## job 7199
## alu
module alu #(parameter DATA_WIDTH = 32, OP = 3)
(
    input wire start,
    input wire clk,
    input wire reset_n,
    input wire [DATA_WIDTH - 1 : 0] A,
    input wire [DATA_WIDTH - 1 : 0] B,
    input wire [OP - 1 : 0] op,
    output reg [DATA_WIDTH - 1 : 0] result,
    output reg done
);
For scale: about 3400 cells after synthesis, about 66 flip-flops, roughly 24000 um^2 of cells after synthesis.
clock: 9.5 ns
lec_check: 0
abc_area: 1
cap_margin: 20
core_margin: 2
core_utilization: 40
cts_cluster_diameter: 378
cts_cluster_size: 25
max_routing_layer: met4
slew_margin: 20
run.sh (not shown) runs the stock make flow with config.mk's settings and CLKGATE_MAP_FILE=.
diff inputs: job 7199 => job 9840
==> flow/config.mk <==
export PLATFORM = sky130hd
export DESIGN_NAME = alu
export DESIGN_NICKNAME = alu
export VERILOG_FILES = /design/flow/design.v
export SDC_FILE = /design/flow/constraint.sdc
export NUM_CORES = 4
export LEC_CHECK = 0
export CAP_MARGIN = 20
export CORE_MARGIN = 2
export CORE_UTILIZATION = 66
export SLEW_MARGIN = 20
==> flow/constraint.sdc <==
create_clock -name core_clock -period 7.78 [get_ports {clk}]
set_input_delay 1.5560 -clock core_clock [delete_from_list [all_inputs] [get_ports {clk}]]
set_output_delay 1.5560 -clock core_clock [all_outputs]
set_load 0.01 [all_outputs]
[summary]
- Job 9840 | ERROR | global routing (5_1_grt)
- Post-CTS setup repair buffer count: lower on job 7199
- From job 7199 to job 9840 the numbers moved as follows: post-DP HPWL has increased, combined area of all synthesized cells has decreased.
What job 8496 does differently from job 9840 at the input level:
diff --git a/flow/config.mk b/flow/config.mk
--- a/flow/config.mk
+++ b/flow/config.mk
@@ -8,4 +8,5 @@
 export CAP_MARGIN = 20
 export CORE_MARGIN = 2
-export CORE_UTILIZATION = 66
+export CORE_UTILIZATION = 58
 export SLEW_MARGIN = 20
+export TNS_END_PERCENT = 5
==> flow/constraint.sdc <==
create_clock -name core_clock -period 7.72 [get_ports {clk}]
set_input_delay 1.5440 -clock core_clock [delete_from_list [all_inputs] [get_ports {clk}]]
set_output_delay 1.5440 -clock core_clock [all_outputs]
set_load 0.01 [all_outputs]
Findings:
Job 8496 vs. job 9840: floorplan die width went up by about 6.5%.
Job 8496 and job 9840 ended up with nearly the same cell area after placement.
Comparing job 9840 with job 8496, the number of enable flip-flop cells came out essentially unchanged.
Between job 8496 and job 9840, the difference in TritonCTS sink count is negligible.
Reported for job 8496 and job 9840, hold buffer count at cts turned out identical to the last digit.
Lower fraction of the core area occupied by cells at floorplan was reported by job 8496, not job 9840.
The flow completed for job 8496, but it is not clean: the layout still shows setup timing.
Looking at job 8496 and job 9840, the sequential share of the synthesized area is a wash.
diff inputs: job 8496 => job 5965
diff --git a/flow/config.mk b/flow/config.mk
--- a/flow/config.mk
+++ b/flow/config.mk
@@ -8,5 +8,5 @@
 export CAP_MARGIN = 20
 export CORE_MARGIN = 2
-export CORE_UTILIZATION = 58
+export CORE_UTILIZATION = 55
+export CTS_CLUSTER_SIZE = 98
 export SLEW_MARGIN = 20
-export TNS_END_PERCENT = 5
==> flow/constraint.sdc <==
create_clock -name core_clock -period 4.49 [get_ports {clk}]
set_input_delay 0.8980 -clock core_clock [delete_from_list [all_inputs] [get_ports {clk}]]
set_output_delay 0.8980 -clock core_clock [all_outputs]
set_load 0.01 [all_outputs]
### Flow results
Final checks on job 5965, whose flow otherwise completed, came back failing, citing setup timing.
Summary: with job 8496 as the reference, instance area at placement in job 5965 moved up by a few percent.
Taking job 8496 as the reference, in job 5965 routed wire length moved up, inverter count held steady, post-layout period usage of the worst path picked up an extra 69 points, via count of the first global-routing pass increased by 1949 relative to the old numbers, post-layout instance count excluding filler cells has increased.

========
Starting RTL as in the previous note.
==> flow/design.v (excerpt) <==
module alu #(parameter DATA_WIDTH = 32, OP = 3)
(
    input wire start,
    input wire clk,
    input wire reset_n,
    input wire [DATA_WIDTH - 1 : 0] A,
    input wire [DATA_WIDTH - 1 : 0] B,
    input wire [OP - 1 : 0] op,
    output reg [DATA_WIDTH - 1 : 0] result,
    output reg done
);
clock: 12.4 ns
lec_check: 0
abc_area: 0
cap_margin: 20
core_aspect_ratio: 1.88
core_margin: 2
core_utilization: 60
cts_cluster_diameter: 312
cts_cluster_size: 100
place_density_lb_addon: 0.07
slew_margin: 10
tns_end_percent: 30
Rerun with:
- CORE_ASPECT_RATIO: 1.88 -> 0.96
- CTS_CLUSTER_DIAMETER: 312 -> unset
- CTS_CLUSTER_SIZE: 100 -> 29
- GPL_ROUTABILITY_DRIVEN: unset -> 0
- MAX_ROUTING_LAYER: unset -> met4
Outcome: Global-route usage went down by 3.1 points; final cell count stays flat; cell area hardly moves; via count went down by about 3%; sequential share of layout area hardly moves; worst setup slack gets better by 0.084 ns; hold slack barely changes.
Rerun with:
- CORE_UTILIZATION: 60 -> 72
- GPL_ROUTABILITY_DRIVEN: 0 -> unset
- MAX_ROUTING_LAYER: met4 -> unset
- PLACE_DENSITY: unset -> 0.67
- PLACE_DENSITY_LB_ADDON: 0.07 -> unset
- SETUP_SLACK_MARGIN: unset -> 3.14
- TNS_END_PERCENT: 30 -> unset
Result:
- Now the flow stopped in global routing with GRT-0116
- die size goes down by 16%
- synthesized area does not change
- synthesized cell count stays the same
Rerun with:
- CORE_UTILIZATION: 72 -> 60
- CTS_CLUSTER_DIAMETER: unset -> 312
- CTS_CLUSTER_SIZE: 29 -> 100
- PLACE_DENSITY: 0.67 -> unset
- PLACE_DENSITY_LB_ADDON: unset -> 0.07
- SETUP_SLACK_MARGIN: 3.14 -> 2.55
- TNS_END_PERCENT: unset -> 30
Result:
- This time the run completed without violations
- synthesized area does not change
- die size came out higher by 20%
- synthesized cell count stays the same

========
alu again, from the RTL that the note above started with.
export LEC_CHECK = 0
export ABC_AREA = 1
export CAP_MARGIN = 20
export CORE_MARGIN = 2
export CORE_UTILIZATION = 53
export CTS_CLUSTER_DIAMETER = 378
export CTS_CLUSTER_SIZE = 98
export MAX_ROUTING_LAYER = met4
export PLACE_DENSITY = 0.84
export SLEW_MARGIN = 20
create_clock -name core_clock -period 9.5 [get_ports {clk}]
Change:
- ABC_AREA: 1 -> not set
- CORE_UTILIZATION: 53 -> 45
- CTS_CLUSTER_DIAMETER: 378 -> not set
- CTS_CLUSTER_SIZE: 98 -> not set
- MAX_ROUTING_LAYER: met4 -> not set
- PLACE_DENSITY: 0.84 -> not set
- clock period: 9.5 -> 9.23 ns (I/O delays scaled with it)
Outcome: Via count goes down by 10%. Synthesized area drops by 8.5%. Worst setup slack is worse by 0.24 ns. Final area decreases by 4.2%. First-iteration DRC count is lower by 22%. Register-to-register slack degrades by 1.1 ns. Utilization is lower by 6.5 points. Non-clock buffer count came out higher by 123. Count of clock-buffer cells in the layout grows by 2.
Change:
- CORE_UTILIZATION: 45 -> 57
- clock period: 9.23 -> 7.78 ns (I/O delays scaled with it)
Now the flow finished but failed the layout checks on setup timing.
Flip-flop count does not change.
Worst setup slack loses 0.82 ns.
Utilization is higher by 25 points.
Change:
- CORE_UTILIZATION: 57 -> 65
- HOLD_SLACK_MARGIN: not set -> -0.09
- MAX_ROUTING_LAYER: not set -> met4
Outcome: Now the flow died in global routing (5_1_grt); synthesized area stays the same; die area came out lower by 12%; synthesized cell count stays the same.
Change:
- CORE_UTILIZATION: 65 -> 64
- HOLD_SLACK_MARGIN: -0.09 -> not set
- MAX_ROUTING_LAYER: met4 -> not set
- clock period: 7.78 -> 9.23 ns (I/O delays scaled with it)
Now the flow finished clean. Area after synthesis is unchanged. Die area is higher by 1.5%. Synthesized cell count is unchanged.

========
## wip/zinc
alu again, from the RTL that the note above started with.
Settings: LEC_CHECK=0, ABC_AREA=0, CAP_MARGIN=20, CORE_ASPECT_RATIO=0.96, CORE_MARGIN=2, CORE_UTILIZATION=52, CTS_CLUSTER_SIZE=29, PLACE_DENSITY_LB_ADDON=0.07, SETUP_SLACK_MARGIN=-0.48, SLEW_MARGIN=10; clock period 7.68 ns.
[flow] wip/zinc | stages: complete | final checks: fail | reason: setup timing
Changes in wip/raven relative to wip/zinc:
Settings: swapping 52 for 45 in CORE_UTILIZATION; clearing SETUP_SLACK_MARGIN, which used to be -0.48; clearing PLACE_DENSITY_LB_ADDON, which used to be 0.07; clearing CTS_CLUSTER_SIZE, which used to be 29; swapping 10 for 20 in SLEW_MARGIN; clearing CORE_ASPECT_RATIO, which used to be 0.96; clearing ABC_AREA, which used to be 0; swapping 7.68 for 9.5 in the clock period (ns, I/O delays scaled along).
Notes after the runs:
wip/raven ended with every stage complete and zero timing, DRC or antenna violations. wip/raven: cell count lower than wip/zinc. Total number of vias went down by a few percent going from wip/zinc to wip/raven. wip/raven vs wip/zinc, non-clock buffer count went down by about 37%. Compared with wip/zinc, wip/raven shows via count of the first global-routing pass that has gone down by a few percent. wip/zinc leaves less setup margin than wip/raven.
The inputs of wip/garnet differ from those of wip/raven as listed below.
Settings: putting TNS_END_PERCENT at 10 where nothing was set; putting ABC_AREA at 1 where nothing was set; swapping 2 for 10 in CORE_MARGIN; putting CTS_CLUSTER_SIZE at 98 where nothing was set; putting CTS_CLUSTER_DIAMETER at 378 where nothing was set; putting MAX_ROUTING_LAYER at met4 where nothing was set; swapping 45 for 40 in CORE_UTILIZATION.
Findings:
wip/garnet vs wip/raven: die span in x up in wip/garnet. wip/garnet against wip/raven: utilization saw a decrease, global-route usage saw a decrease. result_reg[30] as the worst setup path endpoint was reported by wip/raven, and result_reg[25] by wip/garnet. In the floorplan summary, wip/garnet is listed with a die area greater than that of wip/raven. The run with more setup slack is wip/garnet; wip/raven has less. Looking at number of non-clock buffers in the layout across wip/garnet and wip/raven, the one that comes out lower is wip/garnet. wip/garnet ends up with a largest incremental delay on the critical path that is 310 ps higher than in wip/raven.
[inputs] wip/ember vs wip/garnet
Settings: a change of CTS_CLUSTER_SIZE from 98 to 100; a change of CORE_UTILIZATION from 40 to 70; a change of CORE_MARGIN from 10 to 2.
### Flow results
On cell count: wip/ember sits below wip/garnet. wip/ember vs wip/garnet: non-clock buffer count down by a few percent. Between wip/ember and wip/garnet, it is wip/ember whose critical-path maximum fanout is lower, by 1. Final critical-path setup slack deteriorates in wip/ember relative to wip/garnet. Global-route usage | wip/ember above wip/garnet. The area growth from synthesis to layout in wip/ember sits 1.6 points below the value recorded for wip/garnet. Relative to wip/garnet, the total cell area at the placement stage of wip/ember is lower by 1.6%. Between wip/garnet and wip/ember, die area is higher for wip/garnet, wip/ember comes in under that. Against wip/garnet as the reference, wip/ember delivers a lower count of clock-buffer cells in the layout.
Edits applied to the flow inputs when going from wip/ember to wip/tundra:
Settings: CTS_CLUSTER_DIAMETER removed (was 378); CTS_CLUSTER_SIZE changed from 100 to 42; CELL_PAD_IN_SITES_DETAIL_PLACEMENT newly set to 2; TNS_END_PERCENT changed from 10 to 55; GPL_ROUTABILITY_DRIVEN newly set to 0; MIN_ROUTING_LAYER newly set to met2; CORE_UTILIZATION changed from 70 to 40; CORE_MARGIN changed from 2 to 4; CELL_PAD_IN_SITES_GLOBAL_PLACEMENT newly set to 3; MAX_ROUTING_LAYER removed (was met4); SLEW_MARGIN changed from 20 to 40; SETUP_SLACK_MARGIN newly set to -0.04.
--- outcome ---
met1 wire length is higher on wip/ember. Compared to wip/ember, the routing of wip/tundra uses more wire. Run comparison: wip/tundra start point of the critical path B[13]; wip/ember start point of the critical path B[11]. Of the two candidates, wip/ember has the worse worst setup slack for register-to-register paths and wip/tundra the better one. In wip/tundra, the global-route track usage on met2 came out 11 points below the value in wip/ember. Of wip/tundra and wip/ember, it is wip/tundra that has the higher area added between synthesis and finish.

========
Starting RTL as in the previous note.
export LEC_CHECK = 0
export CAP_MARGIN = 20
export CORE_MARGIN = 2
export CORE_UTILIZATION = 62
export CTS_CLUSTER_DIAMETER = 370
export CTS_CLUSTER_SIZE = 98
export SLEW_MARGIN = 20
create_clock -name core_clock -period 4.04 [get_ports {clk}]
The baseline stopped in 5_1_grt.
Then changed:
Settings changed: CORE_UTILIZATION 62 to 64, CTS_CLUSTER_DIAMETER 370 to not set, CTS_CLUSTER_SIZE 98 to 35, TNS_END_PERCENT set to 5.
Clock period 4.04 ns to 7.78 ns, I/O delays scaled along.
=> This time the run finished with negative setup slack left; synthesized area is unchanged; synthesized cell count is unchanged; die size decreases by 3.1%.
Then changed:
Settings changed: CORE_UTILIZATION 64 to 70, CTS_CLUSTER_DIAMETER set to 363, CTS_CLUSTER_SIZE 35 to 37.
Clock period 7.78 ns to 7.72 ns, I/O delays scaled along.
=> The new run never finished: it broke off in 5_1_grt with GRT-0116. Die size drops by 8.4%. Area after synthesis does not change. Synthesized cell count does not change.
Then changed:
Settings changed: CTS_CLUSTER_DIAMETER 363 to not set, HOLD_SLACK_MARGIN set to 0.29, SETUP_SLACK_MARGIN set to -0.65, TNS_END_PERCENT 5 to not set.
Clock period 7.72 ns to 7.61 ns, I/O delays scaled along.
=>
- The new run finished with negative setup slack left
- area after synthesis does not change
- die area stays the same
- synthesized cell count does not change
Then changed:
Settings changed: CORE_UTILIZATION 70 to 63, CTS_CLUSTER_SIZE 37 to 79, HOLD_SLACK_MARGIN 0.29 to 0.3, SETUP_SLACK_MARGIN -0.65 to not set.
Clock period 7.61 ns to 7.78 ns, I/O delays scaled along.
Effect: The new run ended with an error in 5_1_grt. Area after synthesis does not change. Die area went up by 11%. Synthesized cell count stays the same.
Then changed:
Settings changed: CTS_CLUSTER_SIZE 79 to not set, HOLD_SLACK_MARGIN 0.3 to not set, SETUP_SLACK_MARGIN set to 1.48.
Clock period 7.78 ns to 6.65 ns, I/O delays scaled along.
The changed run did not get past 5_1_grt with GRT-0232.
Synthesized cell count is unchanged.
Die size stays the same.
Area after synthesis is unchanged.

========
The RTL this note starts from:
==> flow/design.v <==
module alu #(parameter DATA_WIDTH = 32, OP = 3)
(
    input wire start,
    input wire clk,
    input wire reset_n,
    input wire [DATA_WIDTH - 1 : 0] A,
    input wire [DATA_WIDTH - 1 : 0] B,
    input wire [OP - 1 : 0] op,
    output reg [DATA_WIDTH - 1 : 0] result,
    output reg done
);
  localparam AND = 3'b000;   
  localparam OR  = 3'b001;   
  localparam ADD = 3'b010;   
  localparam NOP = 3'b011;   
  localparam SUB = 3'b100;   
  localparam MUL = 3'b101;   
  localparam SLT = 3'b110;   
  reg done_reg;
  reg [DATA_WIDTH - 1 : 0] result_reg;
  always @(posedge clk or negedge reset_n) begin
    if (!reset_n) begin
      result_reg <= 32'h00000000;
    end
    else begin
      if(start) begin
        case (op)
          AND: result_reg <=  A & B;
          OR : result_reg <=  A | B;
          ADD: result_reg <=  A + B;
          SUB: result_reg <=  A - B;
          MUL: result_reg <=  A * B;
          SLT: result_reg <= (A < B) ? 32'b1 : 32'b0;
          default: result_reg <= 32'h00000000;
        endcase
      end
    end
  end
  always @(posedge clk or negedge reset_n) begin
    if(!reset_n) begin
      done_reg <= 1'b0;
    end
    else begin
      if(start && (op != NOP)) begin
        done_reg <= 1'b1;
      end
      else begin
        done_reg <= 1'b0;
      end
    end
  end
  always @(posedge clk or negedge reset_n) begin
    if (!reset_n) begin
      done <= 1'b0;
    end
    else begin
      done <= done_reg;
    end
  end
  always @(posedge clk or negedge reset_n) begin
    if (!reset_n) begin
      result <= 32'h00000000;
    end
    else begin
      result <= result_reg;
    end
  end
endmodule
make LEC_CHECK=0 CAP_MARGIN=30 CELL_PAD_IN_SITES_GLOBAL_PLACEMENT=3 CORE_ASPECT_RATIO=1.01 CORE_MARGIN=2 CORE_UTILIZATION=45 PLACE_DENSITY_LB_ADDON=0.01 SLEW_MARGIN=35 finish   # period 10.3 ns
Rerun with:
==> flow/config.mk (replaced) <==
export PLATFORM = sky130hd
export DESIGN_NAME = alu
export DESIGN_NICKNAME = alu
export VERILOG_FILES = /design/flow/design.v
export SDC_FILE = /design/flow/constraint.sdc
export NUM_CORES = 4
export LEC_CHECK = 0
export CAP_MARGIN = 20
export CORE_MARGIN = 2
export CORE_UTILIZATION = 72
export PLACE_DENSITY = 0.35
export SETUP_SLACK_MARGIN = 1.98
export SLEW_MARGIN = 20
==> flow/constraint.sdc (replaced) <==
create_clock -name core_clock -period 6.65 [get_ports {clk}]
set_input_delay 1.3300 -clock core_clock [delete_from_list [all_inputs] [get_ports {clk}]]
set_output_delay 1.3300 -clock core_clock [all_outputs]
set_load 0.01 [all_outputs]
- Now the flow stopped in clock tree synthesis, error DPL-0033
- synthesized cell count is unchanged
- area after synthesis stays the same
- die area shrinks by 37%
Rerun with:
--- a/flow/config.mk
+++ b/flow/config.mk
@@ -11,2 +11,2 @@
-export PLACE_DENSITY = 0.35
-export SETUP_SLACK_MARGIN = 1.98
+export PLACE_DENSITY = 0.65
+export SETUP_SLACK_MARGIN = 0.42
Outcome: Now the flow died in global routing; die area does not change; synthesized cell count does not change; synthesized area stays the same.
Rerun with:
--- a/flow/config.mk
+++ b/flow/config.mk
@@ -10,3 +10,3 @@
-export CORE_UTILIZATION = 72
-export PLACE_DENSITY = 0.65
-export SETUP_SLACK_MARGIN = 0.42
+export CORE_UTILIZATION = 63
+export CTS_CLUSTER_DIAMETER = 213
+export CTS_CLUSTER_SIZE = 98
==> flow/constraint.sdc (replaced) <==
create_clock -name core_clock -period 4.03 [get_ports {clk}]
set_input_delay 0.8060 -clock core_clock [delete_from_list [all_inputs] [get_ports {clk}]]
set_output_delay 0.8060 -clock core_clock [all_outputs]
set_load 0.01 [all_outputs]
Result: The changed run ended with an error in global routing. Die area increases by about 14%. Synthesized cell count does not change. Area after synthesis does not change.
